// ifft_top
module ifft_top 
     (
         input   wire           clk           ,                 
         input   wire           rst           ,                 
		 input   wire           ifft_enable   ,                 
		 input   wire  [15:0]   in_0_real     ,                 
         input   wire  [15:0]   in_1_real     ,                 
         input   wire  [15:0]   in_2_real     ,                 
         input   wire  [15:0]   in_3_real     ,                 
         input   wire  [15:0]   in_4_real     ,                 
         input   wire  [15:0]   in_5_real     ,                 
         input   wire  [15:0]   in_6_real     ,                 
         input   wire  [15:0]   in_7_real     ,                 
         input   wire  [15:0]   in_8_real     ,                 
         input   wire  [15:0]   in_9_real     ,                 
         input   wire  [15:0]   in_10_real    ,                 
         input   wire  [15:0]   in_11_real    ,                 
  ...
Size: about 1200 flip-flops, ~420 I/O pins, ~81000 µm² of cells after synthesis.
clock: 10.8 ns
lec_check: 0
cap_margin: 35
cell_pad_in_sites_detail_placement: 1
cell_pad_in_sites_global_placement: 1
core_margin: 3
core_utilization: 40
gpl_routability_driven: 1
min_routing_layer: met1
slew_margin: 20
run.sh (not shown) runs the stock make flow with config.mk's settings and CLKGATE_MAP_FILE=.
The starting point completed and failed the layout checks on negative setup slack.
Change:
- CAP_MARGIN: 35 -> 20
- CELL_PAD_IN_SITES_DETAIL_PLACEMENT: 1 -> unset
- CELL_PAD_IN_SITES_GLOBAL_PLACEMENT: 1 -> unset
- CORE_MARGIN: 3 -> 2
- CORE_UTILIZATION: 40 -> 62
- GPL_ROUTABILITY_DRIVEN: 1 -> unset
- MIN_ROUTING_LAYER: met1 -> unset
- clock period: 10.8 -> 15.1 ns (I/O delays scaled with it)
What happened: This time the run finished with timing, DRC and antenna clean; routed wire length drops by 14%; design area drops by 10%; die size drops by 36%; sequential cell count stays the same; clock skew rises by 0.052 ns; setup slack is better by 2.3 ns; total power falls by 30%; final cell count decreases by 14%; sequential power decreases by 29%.
Change:
- CORE_UTILIZATION: 62 -> 44
- clock period: 15.1 -> 11.7 ns (I/O delays scaled with it)
This time the run reached the layout checks and failed them: negative setup slack.
Design area rose by 8.4%.
Power rose by 29%.
Critical path depth rose by 2.
Setup slack got worse by 1.5 ns.
Global-route usage fell by 11 points.
Synthesized area stays the same.
Core utilization fell by 17 points.
Combinational power rose by 28%.
Clock-buffer cell count fell by 22.
Wire length rose by 3.6%.
Change:
- CORE_UTILIZATION: 44 -> 58
- SETUP_SLACK_MARGIN: unset -> 1.39
- clock period: 11.7 -> 8.76 ns (I/O delays scaled with it)
What happened: The changed run completed and failed the layout checks on negative setup slack; utilization rose by 18 points; cell area rose by 0.90%; non-clock buffer count rose by 99; power rose by about 30%; worst setup slack loses 2.5 ns; area after synthesis stays the same; die size fell by 24%; combinational power rose by about 35%; wire length rose by about 1.7%; global-route usage rose by 9.7 points.


ifft_top again, from the RTL that the note above started with.
Settings: LEC_CHECK=0, CAP_MARGIN=35, CELL_PAD_IN_SITES_GLOBAL_PLACEMENT=1, CORE_MARGIN=7, CORE_UTILIZATION=40, GPL_ROUTABILITY_DRIVEN=1, MIN_ROUTING_LAYER=met1, SETUP_SLACK_MARGIN=1.86, SLEW_MARGIN=20; clock period 10.8 ns.
The first run finished but fails on setup timing.
Next try:
- ABC_AREA: unset -> 1
- CELL_PAD_IN_SITES_DETAIL_PLACEMENT: unset -> 2
- CELL_PAD_IN_SITES_GLOBAL_PLACEMENT: 1 -> 2
- CORE_MARGIN: 7 -> 3
- CTS_CLUSTER_DIAMETER: unset -> 186
- HOLD_SLACK_MARGIN: unset -> -0.07
- MAX_ROUTING_LAYER: unset -> met4
- MIN_ROUTING_LAYER: met1 -> met2
- SETUP_SLACK_MARGIN: 1.86 -> unset
Now the flow never finished: it broke off in global routing (GRT-0232).
Synthesized area grows by about 2.3%.
Die size fell by 1.2%.
Synthesized cell count goes up by 14%.
Next try:
- ABC_AREA: 1 -> unset
- CAP_MARGIN: 35 -> 20
- CELL_PAD_IN_SITES_DETAIL_PLACEMENT: 2 -> unset
- CELL_PAD_IN_SITES_GLOBAL_PLACEMENT: 2 -> unset
- CORE_MARGIN: 3 -> 2
- CTS_CLUSTER_DIAMETER: 186 -> unset
- GPL_ROUTABILITY_DRIVEN: 1 -> unset
- HOLD_SLACK_MARGIN: -0.07 -> unset
- MAX_ROUTING_LAYER: met4 -> unset
- MIN_ROUTING_LAYER: met2 -> unset
- clock period: 10.8 -> 13.5 ns (I/O delays scaled with it)
The new run went through all stages and came out clean.
Synthesized area fell by a few percent.
Synthesized cell count fell by roughly a tenth.
Die size fell by a few percent.
Next try:
- CORE_UTILIZATION: 40 -> 9
- clock period: 13.5 -> 16.3 ns (I/O delays scaled with it)
The new run finished clean.
Final cell count came out higher by 81%.
Sequential power came out lower by 17%.
Design area rose by 8.7%.
Via count went down by 2.1%.
Global-route usage is lower by 19 points.
Count of clock-buffer cells in the layout is lower by 24.
Power came out lower by 16%.
Power and IR drop assume default switching activity.
